lane 1:
// cordic_dds
module cordic_dds # (
   parameter DW = 16,                
   parameter PIPE_DEPTH = 14,        
   parameter limP = 16'h4dba         
)
( 
   sin_o, cos_o, err_o,
   clk, phase_i
);
Size in the first run: about 720 flip-flops, roughly 68 I/O pins, ~51,000 µm² of cells after synthesis.
clock: 2.69 ns
lec_check: 0
abc_area: 1
cap_margin: 10
core_margin: 2
core_utilization: 71
cts_cluster_diameter: 256
cts_cluster_size: 22
setup_slack_margin: 0.68
slew_margin: 20
run.sh (not shown) runs the stock make flow with config.mk's settings and CLKGATE_MAP_FILE=.
Tool error GRT-0232 stopped lane 1 during global routing (5_1_grt); no final results.
Modified inputs, lane 2 compared to lane 1
- a change of CTS_CLUSTER_DIAMETER from 256 to 364
- a change of CTS_CLUSTER_SIZE from 22 to 37
- a change of CORE_UTILIZATION from 71 to 72
- a deleted SETUP_SLACK_MARGIN that had been 0.68
- a change of the clock period (ns, I/O delays scaled along) from 2.69 to 2.26
==> comparison <==
Seen in the log of lane 2: GRT-0232 during global routing (5_1_grt), after which the run never completed.
Per the comparison of lane 2 with lane 1, area after synthesis essentially unchanged, placed instance count now sits higher, chip area decreased about 1.4%, die width fell about 0.7%, and-or/or-and share of the synthesized area neither gained nor lost much.
Lane 1 → lane 2: worst setup slack after placement lower, count of flip-flops with a built-in enable after synthesis essentially unchanged, floorplan row count moved down, number of buffers inserted to repair setup after CTS now smaller.
Lane 2 vs. lane 1: CTS H-tree depth went down by 1.
Between lane 1 and lane 2, the post-cts resize count is lower for lane 2.
diff inputs: lane 2 => lane 3
- ABC_AREA: 1 -> unset
- CTS_CLUSTER_SIZE: 37 -> unset
- CTS_CLUSTER_DIAMETER: 364 -> unset
- CAP_MARGIN: 10 -> 20
- CORE_UTILIZATION: 72 -> 62
- the clock period (ns, I/O delays scaled along): 2.26 -> 4.0
Results
Lane 3 reached the end of the flow, and the finished layout is clean on the timing, design-rule and antenna checks. Cell area reported after detailed placement for lane 3 is lower than for lane 2. Against lane 2, lane 3 comes in 38 lower on buffer count from post-CTS setup fixing. Taking lane 2 over lane 3, the average size of a mapped cell ratio works out to 0.76.
Changes in lane 4 relative to lane 3:
- CELL_PAD_IN_SITES_GLOBAL_PLACEMENT newly set to 1
- CORE_UTILIZATION changed from 62 to 40
- ABC_AREA newly set to 1
- the clock period (ns, I/O delays scaled along) changed from 4.0 to 5.0
--- outcome ---
Taking lane 3 as 1.0, lane 4 lands at 1.3 on die outline height.
Relative to lane 3, signal arrival time at the worst endpoint decreased by 0.13 ns in lane 4.
Looking at signed area change from the synthesized netlist to the final layout, lane 4 sits 0.70 points above lane 3.
For the cell count along the critical path, lane 4 came in 2 lower than lane 3 did.
Delta(final critical delay including setup and external delays, lane 4 - lane 3) < 0
Modified inputs, lane 5 compared to lane 4
- a deleted ABC_AREA that had been 1
- a deleted CELL_PAD_IN_SITES_GLOBAL_PLACEMENT that had been 1
- a change of the clock period (ns, I/O delays scaled along) from 5.0 to 4.0
Findings:
Sequential share of layout area (higher): lane 5
Lane 5 against lane 4: top-level I/O count saw little to no change; share of the clock period used by the worst path after layout now larger; area after synthesis fell by 7600 µm²; die size down 15%; sum of buffers and inverters on the critical path shows an increase of 1.
Per the comparison of lane 5 with lane 4, number of design-rule violations left by the first detailed-router iteration -about 38%.

---

Starting RTL as in the previous note.
Settings: LEC_CHECK=0, ABC_AREA=0, CAP_MARGIN=25, CELL_PAD_IN_SITES_GLOBAL_PLACEMENT=1, CORE_MARGIN=2, CORE_UTILIZATION=39, CTS_CLUSTER_DIAMETER=217, HOLD_SLACK_MARGIN=0.16, SLEW_MARGIN=20; clock period 5.0 ns.
The baseline completed without violations.
Change:
Settings changed: ABC_AREA 0 to 1, CAP_MARGIN 25 to 20, CELL_PAD_IN_SITES_GLOBAL_PLACEMENT 1 to default, CORE_UTILIZATION 39 to 72, CTS_CLUSTER_DIAMETER 217 to 209, CTS_CLUSTER_SIZE from default to 34, HOLD_SLACK_MARGIN 0.16 to default.
Clock period 5.0 ns to 2.31 ns, I/O delays scaled along.
Result:
- This time the run ended with an error in global routing (5_1_grt)
- die area goes down by 36%
- synthesized cell count goes up by 54%
- synthesized area is higher by 17%

---

build 55:
The RTL this note starts from:
==> flow/design.v <==
module cordic_dds # (
   parameter DW = 16,                
   parameter PIPE_DEPTH = 14,        
   parameter limP = 16'h4dba         
)
( 
   sin_o, cos_o, err_o,
   clk, phase_i
);
   input             clk;
   input [DW-1:0]    phase_i;        
   output [DW:0]     sin_o, cos_o;   
   output [DW:0]     err_o;          
   reg [DW:0] cos_r, sin_o_r;
   reg [DW:0] x[PIPE_DEPTH:0];
   reg [DW:0] y[PIPE_DEPTH:0];
   reg [DW:0] z[PIPE_DEPTH:0];
   reg [1:0] quadrant [PIPE_DEPTH:0];
   wire [DW:0] atan_rom[PIPE_DEPTH:0];
   assign atan_rom[0] = 8189;
   assign atan_rom[1] = 4834;
   assign atan_rom[2] = 2554;
   assign atan_rom[3] = 1296;
   assign atan_rom[4] = 650;
   assign atan_rom[5] = 325;
   assign atan_rom[6] = 162;
   assign atan_rom[7] = 81;
   assign atan_rom[8] = 40;
   assign atan_rom[9] = 20;
   assign atan_rom[10] = 10;
   assign atan_rom[11] = 5;
   assign atan_rom[12] = 2;
   assign atan_rom[13] = 1;
   assign atan_rom[14] = 0;
   always @ (posedge clk) begin  
      x[0] <= {1'b0, limP};
      y[0] <= 0;
      z[0] <= {3'b0, phase_i[DW-1-2:0]};  
   end
   always @ (posedge clk) begin  
      x[1] <= x[0] - y[0];
      y[1] <= x[0] + y[0];
      z[1] <= z[0] - atan_rom[0];  
   end
   generate
      genvar k;
      for(k=1; k<PIPE_DEPTH; k=k+1) begin
         always @ (posedge clk) begin
            if (z[k][DW]) begin  
               x[k+1] <= x[k] + {{k{y[k][DW]}},y[k][DW:k]};  
               y[k+1] <= y[k] - {{k{x[k][DW]}},x[k][DW:k]};  
               z[k+1] <= z[k] + atan_rom[k];
            end else begin
               x[k+1] <= x[k] - {{k{y[k][DW]}},y[k][DW:k]};
               y[k+1] <= y[k] + {{k{x[k][DW]}},x[k][DW:k]};
               z[k+1] <= z[k] - atan_rom[k];
            end
         end
      end
   endgenerate
   always @ (posedge clk) begin
      quadrant[0] <= phase_i[DW-1:DW-2];
   end
   generate
      genvar j;
      for(j=0; j<PIPE_DEPTH; j=j+1) begin
         always @ (posedge clk) begin
            quadrant[j+1] <= quadrant[j];
         end
      end
   endgenerate
   always @ (posedge clk)
      case(quadrant[PIPE_DEPTH])
         2'b00: begin
            cos_r <= x[PIPE_DEPTH];  
            sin_o_r <= y[PIPE_DEPTH];  
         end
         2'b01: begin
            cos_r <= ~(y[PIPE_DEPTH]) + 1'b1;  
            sin_o_r <= x[PIPE_DEPTH];  
         end
         2'b10: begin
            cos_r <= ~(x[PIPE_DEPTH]) + 1'b1;  
            sin_o_r <= ~(y[PIPE_DEPTH]) + 1'b1;  
         end
         2'b11: begin
            cos_r <= y[PIPE_DEPTH];  
            sin_o_r <= ~(x[PIPE_DEPTH]) + 1'b1;  
         end
      endcase
   assign cos_o = cos_r;
   assign sin_o = sin_o_r;
   assign err_o = z[PIPE_DEPTH];
endmodule
Settings: LEC_CHECK=0, ABC_AREA=0, CAP_MARGIN=20, CELL_PAD_IN_SITES_GLOBAL_PLACEMENT=3, CORE_MARGIN=8, CORE_UTILIZATION=39, CTS_CLUSTER_DIAMETER=217, GPL_TIMING_DRIVEN=0, MAX_ROUTING_LAYER=met4, SETUP_SLACK_MARGIN=0.58, SLEW_MARGIN=20, TNS_END_PERCENT=75; clock period 5.0 ns.
Build 55 went all the way through the flow, and no timing, DRC or antenna check failed.
The inputs of build 90 differ from those of build 55 as listed below.
Settings: a deleted ABC_AREA that had been 0; a deleted TNS_END_PERCENT that had been 75; a deleted CTS_CLUSTER_DIAMETER that had been 217; a deleted GPL_TIMING_DRIVEN that had been 0; a change of CORE_UTILIZATION from 39 to 61; a deleted CELL_PAD_IN_SITES_GLOBAL_PLACEMENT that had been 3; a deleted MAX_ROUTING_LAYER that had been met4; a change of SETUP_SLACK_MARGIN from 0.58 to 0.98; a change of CORE_MARGIN from 8 to 2; a change of the clock period (ns, I/O delays scaled along) from 5.0 to 3.69.
Notes after the runs:
The final layout from build 90, which completed every stage, passed the timing, design-rule and antenna checks at the end of the flow.
Floorplan core density delta for build 90 relative to build 55: 22 points higher
Note that the TritonCTS buffer count recorded for build 90 amounts to 0.899 times the value seen in build 55.
Build 90: post-route core utilization 35 points above build 55
Design area for build 90: about 15% up relative to build 55
Relative to build 55, initial antenna violation count has decreased by 1 in build 90.
In terms of standard cell area after detailed placement, build 90 and build 55 differ only marginally.
Here is what was changed in the inputs of build 27 compared with build 90.
Settings: setting CTS_CLUSTER_DIAMETER to 31 for the first time; setting MAX_ROUTING_LAYER to met4 for the first time; changing CORE_UTILIZATION from 61 to 65; changing SETUP_SLACK_MARGIN from 0.98 to 0.77; changing the clock period (ns, I/O delays scaled along) from 3.69 to 2.94.
Notes after the runs:
- Per the comparison of build 27 with build 90, slack of the worst reg-to-reg path fell by 0.87 ns; die area fell by 6.1%.
- Build 27 gives more number of cells after detailed placement than build 90 did.
- Comparing maximum achievable frequency for build 27 and build 90, the smaller number came from build 27.
- The via count of the first global-routing pass reported for build 27 is greater than that of build 90 by 2592.
- Status build 27: flow complete, layout not clean - setup timing
- Of build 27 and build 90, build 90 shows the lower relative slew slack, with build 27 above it.
- Relative to build 90, the area of placed instances measured on build 27 has increased by a few percent.
- Summary — total detailed-routing wirelength, build 27 relative to build 90: higher, by 18%.
Modified inputs, build 68 compared to build 27
Settings: SETUP_SLACK_MARGIN: 0.77 -> unset; CORE_UTILIZATION: 65 -> 40; CTS_CLUSTER_DIAMETER: 31 -> unset; MAX_ROUTING_LAYER: met4 -> unset; the clock period (ns, I/O delays scaled along): 2.94 -> 2.67.
Notes after the runs:
In the reports for build 27 and build 68, the larger global-route wire length before repair belongs to build 27. Relative to build 27, the worst endpoint data arrival time of build 68 is lower by 0.16 ns. Compared with build 27, in build 68 area occupied by registers down 73 µm²; design area climbed 4.2%; cell count now sits higher; H-tree depth lost 1. Instance count on the critical path: build 68 vs build 27 up 1. Across build 27 and build 68, no clean finish was achieved. Build 27: all stages done; final checks FAILED (setup timing). Summary of build 68 over build 27: post-detailed-routing wire length decreased 17%, met3 track utilization from global routing decreased 2.1 points. On clock insertion delay at the later pin of the skew report: between build 27 and build 68, it ends up higher for build 27.
